==> yarrow: inputs <==
## seq_mult
module seq_mult(d, done, clk, a, b, go, reset);
  parameter n=32, log2n=5;
  output [2*n-1:0] d;
  output reg done;
	input clk;
	input [n-1:0] a, b;
	input go, reset;
	reg c;
	reg [n-1:0] p, q, m;
	reg [log2n:0]count;
	reg [n:0] sum;
	reg [log2n:0] count_n;
	always @(posedge clk, posedge reset)
		if(reset == 1) begin
			done <= 0;
		end
    else if(reset == 0) begin
			if(go) begin
				c <= 0;
        p <= 0;
				q <= a;
				m <= b;
				done <= 0;
				count <= n;
      end
			else if (!done) begin
				if (q[0] == 0) begin
					sum = 0 + p; 
				end
				else begin
					sum = m + p; 
				end
				{c,p,q} <= {sum,q} >> 1;
				count_n = count - 1;
				count <= count_n;
				if (count_n == 0) begin
					done <= 1;
				end
			end
		end
	assign d = {p,q};
endmodule
make LEC_CHECK=0 ABC_AREA=1 CAP_MARGIN=20 CORE_MARGIN=2 CORE_UTILIZATION=66 CTS_CLUSTER_DIAMETER=362 PLACE_DENSITY=0.6 SLEW_MARGIN=20 finish   # period 2.02 ns
run.sh (not shown) runs the stock make flow with config.mk's settings and CLKGATE_MAP_FILE=.
==> onyx (differences from yarrow) <==
Settings changed: ABC_AREA 1 to default, CORE_UTILIZATION 66 to 53, CTS_CLUSTER_DIAMETER 362 to default, PLACE_DENSITY 0.6 to default, SETUP_SLACK_MARGIN from default to 0.44.
==> flow/constraint.sdc (replaced) <==
create_clock -name core_clock -period 2.23 [get_ports {clk}]
set_input_delay 0.4460 -clock core_clock [delete_from_list [all_inputs] [get_ports {clk}]]
set_output_delay 0.4460 -clock core_clock [all_outputs]
set_load 0.01 [all_outputs]
==> comparison <==
- yarrow aborted during global routing (5_1_grt). onyx ran to the end with violations: negative setup slack.
- Between yarrow and onyx, the lower synthesized cell count is in onyx (gap about 80%, measured against onyx).
- Between yarrow and onyx, the lower die area is in yarrow (gap about 10%, measured against onyx).
- Area after synthesis: onyx is lower than yarrow (about 11%).
==> figures <==
quantity                                                                         yarrow                      onyx
HPWL Detailed                                                                  14300 µm                  12100 µm
Post-Place Cell Area                                                           8370 µm²                  8350 µm²
Post-synth seq share                                                              47.1%                     52.7%
CTS-repair resized insts                                                             51                       118
Worst setup timing slack at the placement stage                               -0.112 ns                 -0.397 ns
Floorplan die area                                                            10700 µm²                 11900 µm²
Most popular library cell in the synthesized design by count                    nand2_1                  edfxtp_1
Synthesized instance count                                                          866                       491
Synthesized net count                                                               968                       593
Chip area from the yosys synthesis statistics                                  6550 µm²                  5860 µm²
Placed cell count                                                                  1159                       876
Result of the run                                             aborted with a tool error  finished with violations
Stage where the flow stopped                                   global routing (5_1_grt)                         -
Reasons for failing layout checks                                                     -      negative setup slack
Floorplan Core Area                                                            9680 µm²                 10800 µm²
Area share of the largest cell type after synthesis                               46.7%                     52.3%

========
==> willow <==
Starting RTL as in the previous note.
Settings: LEC_CHECK=0, ABC_AREA=1, CAP_MARGIN=20, CELL_PAD_IN_SITES_GLOBAL_PLACEMENT=3, CORE_MARGIN=4, CORE_UTILIZATION=68, CTS_CLUSTER_DIAMETER=262, CTS_CLUSTER_SIZE=89, GPL_ROUTABILITY_DRIVEN=0, GPL_TIMING_DRIVEN=0, MIN_ROUTING_LAYER=met2, PLACE_DENSITY_LB_ADDON=0.19, SETUP_SLACK_MARGIN=0.14, SLEW_MARGIN=20, TNS_END_PERCENT=20; clock period 2.52 ns.
==> inputs of pepper, as changes to willow <==
==> flow/config.mk (replaced) <==
export PLATFORM = sky130hd
export DESIGN_NAME = seq_mult
export DESIGN_NICKNAME = seq_mult
export VERILOG_FILES = /design/flow/design.v
export SDC_FILE = /design/flow/constraint.sdc
export NUM_CORES = 4
export LEC_CHECK = 0
export CAP_MARGIN = 20
export CORE_MARGIN = 2
export CORE_UTILIZATION = 40
export PLACE_DENSITY = 0.6
export SLEW_MARGIN = 20
==> flow/constraint.sdc (replaced) <==
create_clock -name core_clock -period 2.19 [get_ports {clk}]
set_input_delay 0.4380 -clock core_clock [delete_from_list [all_inputs] [get_ports {clk}]]
set_output_delay 0.4380 -clock core_clock [all_outputs]
set_load 0.01 [all_outputs]
==> inputs of delta, as changes to willow <==
==> flow/config.mk (replaced) <==
export PLATFORM = sky130hd
export DESIGN_NAME = seq_mult
export DESIGN_NICKNAME = seq_mult
export VERILOG_FILES = /design/flow/design.v
export SDC_FILE = /design/flow/constraint.sdc
export NUM_CORES = 4
export LEC_CHECK = 0
export CAP_MARGIN = 20
export CORE_MARGIN = 2
export CORE_UTILIZATION = 50
export CTS_CLUSTER_DIAMETER = 145
export CTS_CLUSTER_SIZE = 98
export PLACE_DENSITY = 0.6
export SLEW_MARGIN = 20
==> flow/constraint.sdc (replaced) <==
create_clock -name core_clock -period 1.89 [get_ports {clk}]
set_input_delay 0.3780 -clock core_clock [delete_from_list [all_inputs] [get_ports {clk}]]
set_output_delay 0.3780 -clock core_clock [all_outputs]
set_load 0.01 [all_outputs]
==> results <==
| metric | delta | pepper | willow |
|---|---|---|---|
| Nonclk buf count | 299 | 274 | - |
| Type of element capturing the critical path | flip-flop | flip-flop | - |
| Part of the cycle the worst path needs | 1.40 | 1.24 | - |
| Vias per inst | 5.58 | 5.26 | - |
| Number of ports placed on the die boundary | 132 | 132 | - |
| Multi-input combinational cell count | 360 | 360 | - |
| First-pass GRT wire length | 27.3 mm | 26.8 mm | - |
| Status | failed layout checks | failed layout checks | stopped before the end |
| Last stage reached | - | - | global placement without I/O (3_1_place_gp_skip_io) |
| Violated checks | negative setup slack | negative setup slack | - |
| Number of buffers inserted during clock tree synthesis | 9 | 9 | - |
| GPL Wtd Cong | 0.897 | 0.896 | - |
| Leading cell type by number of instances after synthesis | sky130_fd_sc_hd__edfxtp_1 | sky130_fd_sc_hd__edfxtp_1 | sky130_fd_sc_hd__nand2_1 |
| Via count of the first global-routing pass | 5373 | 5246 | - |
| Tool warnings | 31 | 30 | - |
| Clock buf count | 9 | 10 | - |
| Most frequent cell on the critical path | sky130_fd_sc_hd__buf_4 | sky130_fd_sc_hd__buf_4 | - |
| Largest cell class by area | logic gates | registers | - |
| P_clk | 1.83 mW | 1.55 mW | - |
| MI comb area | 0.00315 sq mm | 0.00303 sq mm | - |
Power is estimated from default activity; no workload was simulated.
